==> flow/design.v (excerpt) <==
module ResonantLowPassFilter(
    input clk,
    input signed [15:0] audio_in,
    input signed [15:0] cutoff,
    input signed [15:0] resonance,
    input signed [15:0] gain,
    input reset_n,
    output reg signed [15:0] filtered_audio
);
make LEC_CHECK=0 CAP_MARGIN=20 CELL_PAD_IN_SITES_GLOBAL_PLACEMENT=1 CORE_MARGIN=2 CORE_UTILIZATION=40 CTS_CLUSTER_DIAMETER=345 CTS_CLUSTER_SIZE=22 HOLD_SLACK_MARGIN=-0.1 SETUP_SLACK_MARGIN=0.05 SLEW_MARGIN=20 finish   # period 7.0 ns
run.sh (not shown) runs the stock make flow with config.mk's settings and CLKGATE_MAP_FILE=.
Rerun with:
- CELL_PAD_IN_SITES_GLOBAL_PLACEMENT: 1 -> unset
- CORE_UTILIZATION: 40 -> 44
- CTS_CLUSTER_DIAMETER: 345 -> 218
- CTS_CLUSTER_SIZE: 22 -> 100
- HOLD_SLACK_MARGIN: -0.1 -> unset
- PLACE_DENSITY: unset -> 0.89
- SETUP_SLACK_MARGIN: 0.05 -> unset
- TNS_END_PERCENT: unset -> 5
The changed run produced a clean layout. Area after synthesis stays the same. Routed wire length drops by 8.1%. Die area shrinks by 8.9%. Global-route usage is lower by 0.39 points. Core utilization rises by 3.6 points. Hold slack gets worse by 0.041 ns. Setup slack loses 0.031 ns. Via count increases by 4.6%. Cell count falls by 3.1%. First-iteration DRC count rose by 120%. Design area came out lower by 1.7%.
Rerun with:
- CORE_UTILIZATION: 44 -> 59
- PLACE_DENSITY: 0.89 -> unset
Effect: Sequential cell count does not change. Worst hold slack improved by 0.021 ns. Via count came out lower by a few percent. Wire length rises by a few percent. Setup slack is better by 0.0046 ns. Non-clock buffer count grows by 8. Final cell count went down by a few percent. Utilization rose by 16 points. Clock-buffer cell count rises by 2.
Rerun with:
- CORE_MARGIN: 2 -> 7
- CORE_UTILIZATION: 59 -> 40
- CTS_CLUSTER_DIAMETER: 218 -> unset
- CTS_CLUSTER_SIZE: 100 -> unset
- MAX_ROUTING_LAYER: unset -> met4
- TNS_END_PERCENT: 5 -> unset
Cell count is higher by 8.3%.
Clock-buffer cell count came out lower by 1.
Sequential share of layout area decreases by 0.23 points.
Rerun with:
- CORE_MARGIN: 7 -> 10
- CORE_UTILIZATION: 40 -> 34
- CTS_CLUSTER_SIZE: unset -> 51
- GPL_ROUTABILITY_DRIVEN: unset -> 0
- MAX_ROUTING_LAYER: met4 -> unset
- MIN_ROUTING_LAYER: unset -> met2
- PLACE_DENSITY_LB_ADDON: unset -> 0.02
- TNS_END_PERCENT: unset -> 5
What happened: The new run finished clean. Fmax came out lower by about 1%. Wire length rises by about 20%. Clock-buffer cell count went down by 1. Via count is higher by 37%.
Rerun with:
- CORE_MARGIN: 10 -> 5
- CORE_UTILIZATION: 34 -> 46
- CTS_CLUSTER_SIZE: 51 -> unset
- GPL_ROUTABILITY_DRIVEN: 0 -> unset
- HOLD_SLACK_MARGIN: unset -> 0.13
- TNS_END_PERCENT: 5 -> unset
=> Wire length goes down by 10%; design area goes down by 1.7%; die size goes down by 30%.


ResonantLowPassFilter again, from the RTL that the note above started with.
Settings: LEC_CHECK=0, CAP_MARGIN=0, CELL_PAD_IN_SITES_DETAIL_PLACEMENT=0, CELL_PAD_IN_SITES_GLOBAL_PLACEMENT=0, CORE_ASPECT_RATIO=0.88, CORE_MARGIN=2, CORE_UTILIZATION=72, CTS_CLUSTER_DIAMETER=206, CTS_CLUSTER_SIZE=62, GPL_ROUTABILITY_DRIVEN=1, GPL_TIMING_DRIVEN=1, HOLD_SLACK_MARGIN=-0.05, MAX_ROUTING_LAYER=met4, MIN_ROUTING_LAYER=met1, PLACE_DENSITY_LB_ADDON=0.03, SETUP_SLACK_MARGIN=0.81, SLEW_MARGIN=20; clock period 6.58 ns.
==> next run, changes <==
==> flow/config.mk (replaced) <==
export PLATFORM = sky130hd
export DESIGN_NAME = ResonantLowPassFilter
export DESIGN_NICKNAME = ResonantLowPassFilter
export VERILOG_FILES = /design/flow/design.v
export SDC_FILE = /design/flow/constraint.sdc
export NUM_CORES = 4
export LEC_CHECK = 0
export CAP_MARGIN = 20
export CORE_MARGIN = 2
export CORE_UTILIZATION = 72
export MAX_ROUTING_LAYER = met4
export PLACE_DENSITY_LB_ADDON = 0.07
export SETUP_SLACK_MARGIN = 1.58
export SLEW_MARGIN = 20
==> flow/constraint.sdc (replaced) <==
create_clock -name core_clock -period 5.3 [get_ports {clk}]
set_input_delay 1.0600 -clock core_clock [delete_from_list [all_inputs] [get_ports {clk}]]
set_output_delay 1.0600 -clock core_clock [all_outputs]
set_load 0.01 [all_outputs]
Effect:
- With this change the flow ran to the end with violations: negative setup slack
- flip-flop count is unchanged
- maximum frequency is higher slightly
- worst hold slack loses 0.12 ns
- clock skew hardly moves
- area after synthesis stays the same
- synthesized cell count does not change
- critical path depth is lower by 1
==> next run, changes <==
--- a/flow/config.mk
+++ b/flow/config.mk
@@ -6,9 +6,9 @@
 export NUM_CORES = 4
 export LEC_CHECK = 0
+export ABC_AREA = 1
 export CAP_MARGIN = 20
 export CORE_MARGIN = 2
 export CORE_UTILIZATION = 72
-export MAX_ROUTING_LAYER = met4
+export CTS_CLUSTER_DIAMETER = 225
 export PLACE_DENSITY_LB_ADDON = 0.07
-export SETUP_SLACK_MARGIN = 1.58
 export SLEW_MARGIN = 20
==> flow/constraint.sdc (replaced) <==
create_clock -name core_clock -period 5.73 [get_ports {clk}]
set_input_delay 1.1460 -clock core_clock [delete_from_list [all_inputs] [get_ports {clk}]]
set_output_delay 1.1460 -clock core_clock [all_outputs]
set_load 0.01 [all_outputs]
Effect: The new run completed and failed the layout checks on negative setup slack; non-clock buffer count rises by 13; cell area rises by 12%; worst setup slack improves by 0.81 ns; worst hold slack improves by 0.042 ns; via count rises by 29%; fmax rises by 6.4%.
==> next run, changes <==
--- a/flow/config.mk
+++ b/flow/config.mk
@@ -6,9 +6,6 @@
 export NUM_CORES = 4
 export LEC_CHECK = 0
-export ABC_AREA = 1
 export CAP_MARGIN = 20
 export CORE_MARGIN = 2
-export CORE_UTILIZATION = 72
-export CTS_CLUSTER_DIAMETER = 225
-export PLACE_DENSITY_LB_ADDON = 0.07
+export CORE_UTILIZATION = 66
 export SLEW_MARGIN = 20
==> flow/constraint.sdc (replaced) <==
create_clock -name core_clock -period 5.72 [get_ports {clk}]
set_input_delay 1.1440 -clock core_clock [delete_from_list [all_inputs] [get_ports {clk}]]
set_output_delay 1.1440 -clock core_clock [all_outputs]
set_load 0.01 [all_outputs]
After rerunning: The new run finished with negative setup slack left; die area is lower by 1.2%; routed wire length drops by 29%; design area went down by 10%; clock-buffer cell count is unchanged; worst setup slack loses 0.36 ns; critical path depth falls by 5; global-route usage shrinks by 8.2 points; non-clock buffer count falls by 22.
